==> sierra: inputs <==
// sample_dsp
module sample_dsp(
	input         clk_20M,
	input         rst_n,
	input         WR,
	input         RD,
	input         CS0,
	input  [7:0]  DSP_Add,
	input  [15:0] DSP_Data_in,
	output [15:0] DSP_Data_out,
	output        DSP_Data_oe,
	input  [6:0]  chAn,
	input  [6:0]  chBn,
	input  [15:0] data_in,
	input         busy0,
	output [3:0]  LED,
	output        cs0_n,
	output        cs1_n,
	output        convst,
	output        enc_rst
);
Settings: LEC_CHECK=0, CAP_MARGIN=20, CELL_PAD_IN_SITES_GLOBAL_PLACEMENT=0, CORE_MARGIN=2, CORE_UTILIZATION=58, GPL_ROUTABILITY_DRIVEN=1, GPL_TIMING_DRIVEN=1, PLACE_DENSITY=0.6, SETUP_SLACK_MARGIN=1.2, SLEW_MARGIN=20, TNS_END_PERCENT=70; clock period 4.58 ns.
run.sh (not shown) runs the stock make flow with config.mk's settings and CLKGATE_MAP_FILE=.
==> harbor: changes against sierra <==
- ABC_AREA: not set -> 1
- CAP_MARGIN: 20 -> 5
- CELL_PAD_IN_SITES_GLOBAL_PLACEMENT: 0 -> not set
- CORE_UTILIZATION: 58 -> 72
- CTS_CLUSTER_DIAMETER: not set -> 368
- CTS_CLUSTER_SIZE: not set -> 14
- GPL_ROUTABILITY_DRIVEN: 1 -> not set
- GPL_TIMING_DRIVEN: 1 -> not set
- PLACE_DENSITY: 0.6 -> not set
- PLACE_DENSITY_LB_ADDON: not set -> 0.3
- SETUP_SLACK_MARGIN: 1.2 -> -0.16
- TNS_END_PERCENT: 70 -> not set
==> flow/constraint.sdc (replaced) <==
create_clock -name core_clock -period 2.46 [get_ports {clk_20M}]
set_input_delay 0.4920 -clock core_clock [delete_from_list [all_inputs] [get_ports {clk_20M}]]
set_output_delay 0.4920 -clock core_clock [all_outputs]
set_load 0.01 [all_outputs]
==> fjord: changes against sierra <==
- ABC_AREA: not set -> 1
- CELL_PAD_IN_SITES_GLOBAL_PLACEMENT: 0 -> not set
- CORE_ASPECT_RATIO: not set -> 0.5
- CORE_UTILIZATION: 58 -> 72
- CTS_CLUSTER_DIAMETER: not set -> 399
- CTS_CLUSTER_SIZE: not set -> 13
- GPL_ROUTABILITY_DRIVEN: 1 -> not set
- GPL_TIMING_DRIVEN: 1 -> not set
- PLACE_DENSITY: 0.6 -> 0.39
- SETUP_SLACK_MARGIN: 1.2 -> 0.67
- TNS_END_PERCENT: 70 -> not set
==> flow/constraint.sdc (replaced) <==
create_clock -name core_clock -period 2.26 [get_ports {clk_20M}]
set_input_delay 0.4520 -clock core_clock [delete_from_list [all_inputs] [get_ports {clk_20M}]]
set_output_delay 0.4520 -clock core_clock [all_outputs]
set_load 0.01 [all_outputs]
==> summary of the runs <==
fjord aborted during global routing (5_1_grt). sierra completed with no timing, DRC or antenna violations. harbor completed, yet does not pass: negative setup slack.
Cell count: sierra is smaller than harbor (25%).
Routed wire length: sierra is smaller than harbor (2.2%).
Between harbor and sierra, the lower count of clock-buffer cells in the layout is in harbor (gap 28).
Against harbor, the first-iteration DRC count of sierra is smaller by about 40%.
In sierra the combinational power is smaller than in harbor, by 40%.
In harbor the utilization is higher than in sierra, by 13 points.
Between harbor and sierra, the lower sequential share of layout area is in sierra (gap 0.54 points).
Between sierra and harbor, the lower clock skew is in sierra (gap 0.0074 ns).
Of sierra and harbor, harbor has the higher power (gap 39%, measured against harbor).
In harbor the critical path depth is higher than in sierra, by 6.
In harbor the sequential power is higher than in sierra, by 88%.
==> figures <==
item	harbor	fjord	sierra
Number of cells in the finished layout apart from fillers	4759	-	3576
Syn avg cell area	7.79 sq um	7.79 sq um	11.2 sq um
Clock-cell share	0.0381	-	0.0631
Most common cell in the synthesized netlist	nand2_1	nand2_1	dfrtp_1
Number of hold buffers added after cts	1	1	0
CORE AREA	0.0429 sq mm	0.0424 sq mm	0.0516 sq mm
Crit path buffers/inverters	3	-	2
DIE AREA	0.0450 sq mm	0.0451 sq mm	0.0544 sq mm
Max Fanout on Critical Path	16	-	34
Post-cts gate resize count	0	484	71
Power dissipated by switching net loads	0.00781 W	-	0.00407 W
Outcome	failed layout checks	did not finish	complete, no violations
Failing step	-	global routing (5_1_grt)	-
Reasons for failing layout checks	negative setup slack	-	-
Biggest area consumer among cell classes	registers	-	logic gates
Utilization after layout	0.818	-	0.689
Peak supply drop	0.520 mV	-	0.295 mV
Average wire per cell in the routed design	18.2 um	-	23.7 um
Multi-input gate area in the final layout	0.0145 sq mm	-	0.0154 sq mm
Overall die height	212 um	151 um	233 um
Number of design-rule violations left by the first detailed-router iteration	3741	-	2281
Storage cell area	0.0149 sq mm	-	0.0149 sq mm
Worst reg2reg setup slack	-0.007 ns	-	1.17 ns
Clock Skew	0.0313 ns	-	0.0240 ns
Max incr delay on CP	0.41 ns	-	0.72 ns
Power and IR drop assume default switching activity.
